Setup of oak:
Design cpu15, start of the top module:
module cpu15(CLK, RESET_N, IO65_IN, IO64_OUT, PROM_ADDR, PROM_DATA, HALT);
clock: 2.1 ns
lec_check: 0
abc_area: 1
cap_margin: 20
core_margin: 2
core_utilization: 71
cts_cluster_diameter: 233
cts_cluster_size: 15
max_routing_layer: met4
place_density_lb_addon: 0.21
slew_margin: 40
run.sh (not shown) runs the stock make flow with config.mk's settings and CLKGATE_MAP_FILE=.
Status(oak) = ERROR, stage = 5_1_grt
Input changes introduced in pine (baseline for comparison: oak):
- CORE_UTILIZATION: 71 -> 66
- PLACE_DENSITY_LB_ADDON: 0.21 -> unset
- MAX_ROUTING_LAYER: met4 -> unset
- ABC_AREA: 1 -> unset
- CTS_CLUSTER_DIAMETER: 233 -> unset
- CTS_CLUSTER_SIZE: 15 -> unset
- the clock period (ns, I/O delays scaled along): 2.1 -> 13.1
==> results <==
The synthesized net count on oak is in line with that on pine.
Sort oak and pine by die area asc -> top: oak
Apart from oak, each of oak and pine ends the flow with a layout that passes the timing, design-rule and antenna checks.
oak: it failed with a tool error in 5_1_grt, so there are no final results.
Re mux contribution to synthesized area: pine is 7.7 points up on oak.
Setup changes, pine to birch
- swapping 66 for 40 in CORE_UTILIZATION
- swapping 13.1 for 3.64 in the clock period (ns, I/O delays scaled along)
[summary]
Area overhead of the layout relative to synthesis: pine and birch compared, higher one is birch
The number of buffers created by CTS in pine is 0.891 times that in birch.
birch vs pine, worst setup path startpoint: C4.REG_OUT[4] vs RESET_N
NOTE total leakage power pine->birch increased by a few percent
In birch, portion of total power attributed to sequential cells is lower than in pine.
birch against pine; first-pass GRT wire length is up by a little under 10%.
The non-clock buffer count of birch exceeds that of pine by 51%.
The inputs of maple differ from those of birch as listed below.
- CTS_CLUSTER_SIZE newly set to 19
- CORE_UTILIZATION changed from 40 to 31
- MIN_ROUTING_LAYER newly set to met2
- the clock period (ns, I/O delays scaled along) changed from 3.64 to 4.64
### Flow results
- NOTE: net switching power in maple falls short of that of birch
- Overall global routing resource usage (lower): birch
- Re combinational power: maple is about 20% down on birch.
- Summary of maple over birch: final non-filler cell total shows an increase of about 5%; cell area after layout increased by 120 µm² relative to the old numbers; row count rose 13%; slew at the pin closest to its max-slew limit went up.
- Part of the cycle the worst path needs was lower in maple than in birch.
- The run with more setup slack is maple; birch has less.
- Taking birch as the reference, in maple combinational share of power neither gained nor lost much; wire length of the first global-routing pass picked up an extra 8000 µm.
--- input diff maple..cedar ---
- swapping 31 for 72 in CORE_UTILIZATION
- clearing MIN_ROUTING_LAYER, which used to be met2
- putting ABC_AREA at 1 where nothing was set
- swapping 40 for 20 in SLEW_MARGIN
- putting PLACE_DENSITY_LB_ADDON at 0.21 where nothing was set
- clearing CTS_CLUSTER_SIZE, which used to be 19
- swapping 4.64 for 2.17 in the clock period (ns, I/O delays scaled along)
==> comparison <==
Area fraction in mux cells ends up lower on cedar.
maple and cedar: one clean run, maple; the rest did not finish clean.
cedar ended with less mean area per synthesized cell than maple.
Lower overall die area among cedar and maple: cedar
In cedar, the simple logic cell fraction of the synthesized area came out 0.82 points below the value in maple.
Xor-xnor portion of the synthesized cell area: maple vs cedar — no meaningful difference
[compare] base=maple new=cedar: unique cell type count in the Yosys netlist lost 25, cell row count lost 35, synthesized cell count neither gained nor lost much, sequential fraction of the synthesis area picked up an extra 3.3 points.

## run 1
cpu15 again, from the RTL that the note above started with.
Design cpu15, start of the top module:
module cpu15(CLK, RESET_N, IO65_IN, IO64_OUT, PROM_ADDR, PROM_DATA, HALT);
==> flow/config.mk <==
export PLATFORM = sky130hd
export DESIGN_NAME = cpu15
export DESIGN_NICKNAME = cpu15
export VERILOG_FILES = /design/flow/design.v
export SDC_FILE = /design/flow/constraint.sdc
export NUM_CORES = 4
export LEC_CHECK = 0
export ABC_AREA = 0
export CAP_MARGIN = 20
export CELL_PAD_IN_SITES_DETAIL_PLACEMENT = 2
export CELL_PAD_IN_SITES_GLOBAL_PLACEMENT = 1
export CORE_ASPECT_RATIO = 0.61
export CORE_MARGIN = 2
export CORE_UTILIZATION = 52
export CTS_CLUSTER_DIAMETER = 71
export GPL_TIMING_DRIVEN = 1
export PLACE_DENSITY_LB_ADDON = 0.23
export SETUP_SLACK_MARGIN = -0.13
export SLEW_MARGIN = 20
==> flow/constraint.sdc <==
create_clock -name core_clock -period 2.64 [get_ports {CLK}]
set_input_delay 0.5280 -clock core_clock [delete_from_list [all_inputs] [get_ports {CLK}]]
set_output_delay 0.5280 -clock core_clock [all_outputs]
set_load 0.01 [all_outputs]
Run status, run 1: aborted in detailed placement, error DPL-0033
### run 1 -> run 2
# run 1
export LEC_CHECK = 0
export ABC_AREA = 0
export CAP_MARGIN = 20
export CELL_PAD_IN_SITES_DETAIL_PLACEMENT = 2
export CELL_PAD_IN_SITES_GLOBAL_PLACEMENT = 1
export CORE_ASPECT_RATIO = 0.61
export CORE_MARGIN = 2
export CORE_UTILIZATION = 52
export CTS_CLUSTER_DIAMETER = 71
export GPL_TIMING_DRIVEN = 1
export PLACE_DENSITY_LB_ADDON = 0.23
export SETUP_SLACK_MARGIN = -0.13
export SLEW_MARGIN = 20
create_clock -name core_clock -period 2.64 [get_ports {CLK}]
# run 2
export LEC_CHECK = 0
export CAP_MARGIN = 20
export CORE_MARGIN = 2
export CORE_UTILIZATION = 72
export CTS_CLUSTER_SIZE = 14
export PLACE_DENSITY_LB_ADDON = 0.28
export SETUP_SLACK_MARGIN = 0.32
export SLEW_MARGIN = 20
create_clock -name core_clock -period 2.68 [get_ports {CLK}]
--- outcome ---
Every stage of the flow completed for run 2, and the final layout passed the timing, design-rule and antenna checks.
Relative to run 1, area of the chip has gone down in run 2.
Compared with run 1, run 2 shows a initial core utilization that is 21 points higher.
Going from run 1 to run 2, number of placed I/O pins was more or less identical, horizontal die dimension went down by 33%.
For run 3, these inputs were changed with respect to run 2:
# run 2
export LEC_CHECK = 0
export CAP_MARGIN = 20
export CORE_MARGIN = 2
export CORE_UTILIZATION = 72
export CTS_CLUSTER_SIZE = 14
export PLACE_DENSITY_LB_ADDON = 0.28
export SETUP_SLACK_MARGIN = 0.32
export SLEW_MARGIN = 20
create_clock -name core_clock -period 2.68 [get_ports {CLK}]
# run 3
export LEC_CHECK = 0
export CAP_MARGIN = 20
export CORE_MARGIN = 2
export CORE_UTILIZATION = 70
export PLACE_DENSITY = 0.35
export SETUP_SLACK_MARGIN = 0.74
export SLEW_MARGIN = 20
create_clock -name core_clock -period 2.5 [get_ports {CLK}]
==> comparison <==
- Run 3 never completed; the flow aborted with a tool error in global routing.
- Delta (run 3 minus run 2): global placer's final weighted congestion went up by 1.3%; detailed placement HPWL went up by 1.9%; horizontal extent of the die went up by about 1.4%; placed instance area went up by about 2.8%; total clock buffers created by CTS was more or less identical.
- Post-CTS setup-driven buffer insertion count grows by more than 100% when moving from run 2 to run 3.
- Diff run 2 -> run 3: register bit total from synthesis stayed essentially flat; netlist area before placement barely changed.
The following lists how run 4 was set up differently from run 3:
# run 3
export LEC_CHECK = 0
export CAP_MARGIN = 20
export CORE_MARGIN = 2
export CORE_UTILIZATION = 70
export PLACE_DENSITY = 0.35
export SETUP_SLACK_MARGIN = 0.74
export SLEW_MARGIN = 20
create_clock -name core_clock -period 2.5 [get_ports {CLK}]
# run 4
export LEC_CHECK = 0
export CAP_MARGIN = 20
export CELL_PAD_IN_SITES_DETAIL_PLACEMENT = 2
export CORE_MARGIN = 2
export CORE_UTILIZATION = 40
export SLEW_MARGIN = 20
export TNS_END_PERCENT = 15
create_clock -name core_clock -period 10.0 [get_ports {CLK}]
==> comparison <==
TritonCTS buffer count delta for run 4 relative to run 3: 15% higher
Run 3 and run 4 ended up with roughly the same yosys stat chip area.
Run 3 has lower die area than run 4.
Worst setup slack before clock tree synthesis up 6.38 ns in run 4 wrt run 3
Every stage of the flow completed for run 4, and the final layout passed the timing, design-rule and antenna checks.
Run 4 reports a lower number of post-CTS setup repair buffers than run 3 does.
Input-level comparison between run 5 and run 4:
# run 4
export LEC_CHECK = 0
export CAP_MARGIN = 20
export CELL_PAD_IN_SITES_DETAIL_PLACEMENT = 2
export CORE_MARGIN = 2
export CORE_UTILIZATION = 40
export SLEW_MARGIN = 20
export TNS_END_PERCENT = 15
create_clock -name core_clock -period 10.0 [get_ports {CLK}]
# run 5
export LEC_CHECK = 0
export CAP_MARGIN = 20
export CORE_MARGIN = 2
export CORE_UTILIZATION = 40
export SLEW_MARGIN = 40
create_clock -name core_clock -period 10.0 [get_ports {CLK}]
==> comparison <==
Diff run 4 -> run 5: all-layer global routing usage went down 11 points, met2 capacity usage during global routing went down 20 points, total power went down 0.12 mW.
Per the comparison of run 5 with run 4, clock skew went down by 0.022 ns; end-of-flow core utilization was more or less identical; number of antenna violations at the first check in global routing went down by 6; worst stage delay on the critical path went down by 0.47 ns.
In the reports for run 5 and run 4, the larger required time of the critical path belongs to run 4.
Between run 4 and run 5, the flow reports design area increasing slightly.
## Diff of input files: run 6 against run 5
# run 5
export LEC_CHECK = 0
export CAP_MARGIN = 20
export CORE_MARGIN = 2
export CORE_UTILIZATION = 40
export SLEW_MARGIN = 40
create_clock -name core_clock -period 10.0 [get_ports {CLK}]
# run 6
export LEC_CHECK = 0
export CAP_MARGIN = 20
export CORE_ASPECT_RATIO = 0.9
export CORE_MARGIN = 2
export CORE_UTILIZATION = 72
export PLACE_DENSITY_LB_ADDON = 0.21
export SETUP_SLACK_MARGIN = 1.76
export SLEW_MARGIN = 40
create_clock -name core_clock -period 6.31 [get_ports {CLK}]
==> comparison <==
According to the power report, total power for run 6 is higher than for run 5. Run 6 ended with less overall die area than run 5. C7.P_COUNT[0]$_SDFFE_PN0P_ as the start point of the critical path was reported by run 5, and C4.REG_OUT[0]$_DFFE_PP_ by run 6. When run 6 is measured against run 5, its final area turns out 2.7% lower. Changes observed in run 6 relative to run 5: non-clock buffer total of the final layout picked up an extra 1.3%; final cell count decreased by 304 relative to the old numbers. Looking only at initial antenna violation count, and setting everything else aside, the lower value of run 6 and run 5 goes to run 5. Endpoint arrival time on the critical path: run 6 vs run 5 up 1.95 ns.
No activity file was given, so power comes from the tool's default toggle rates.
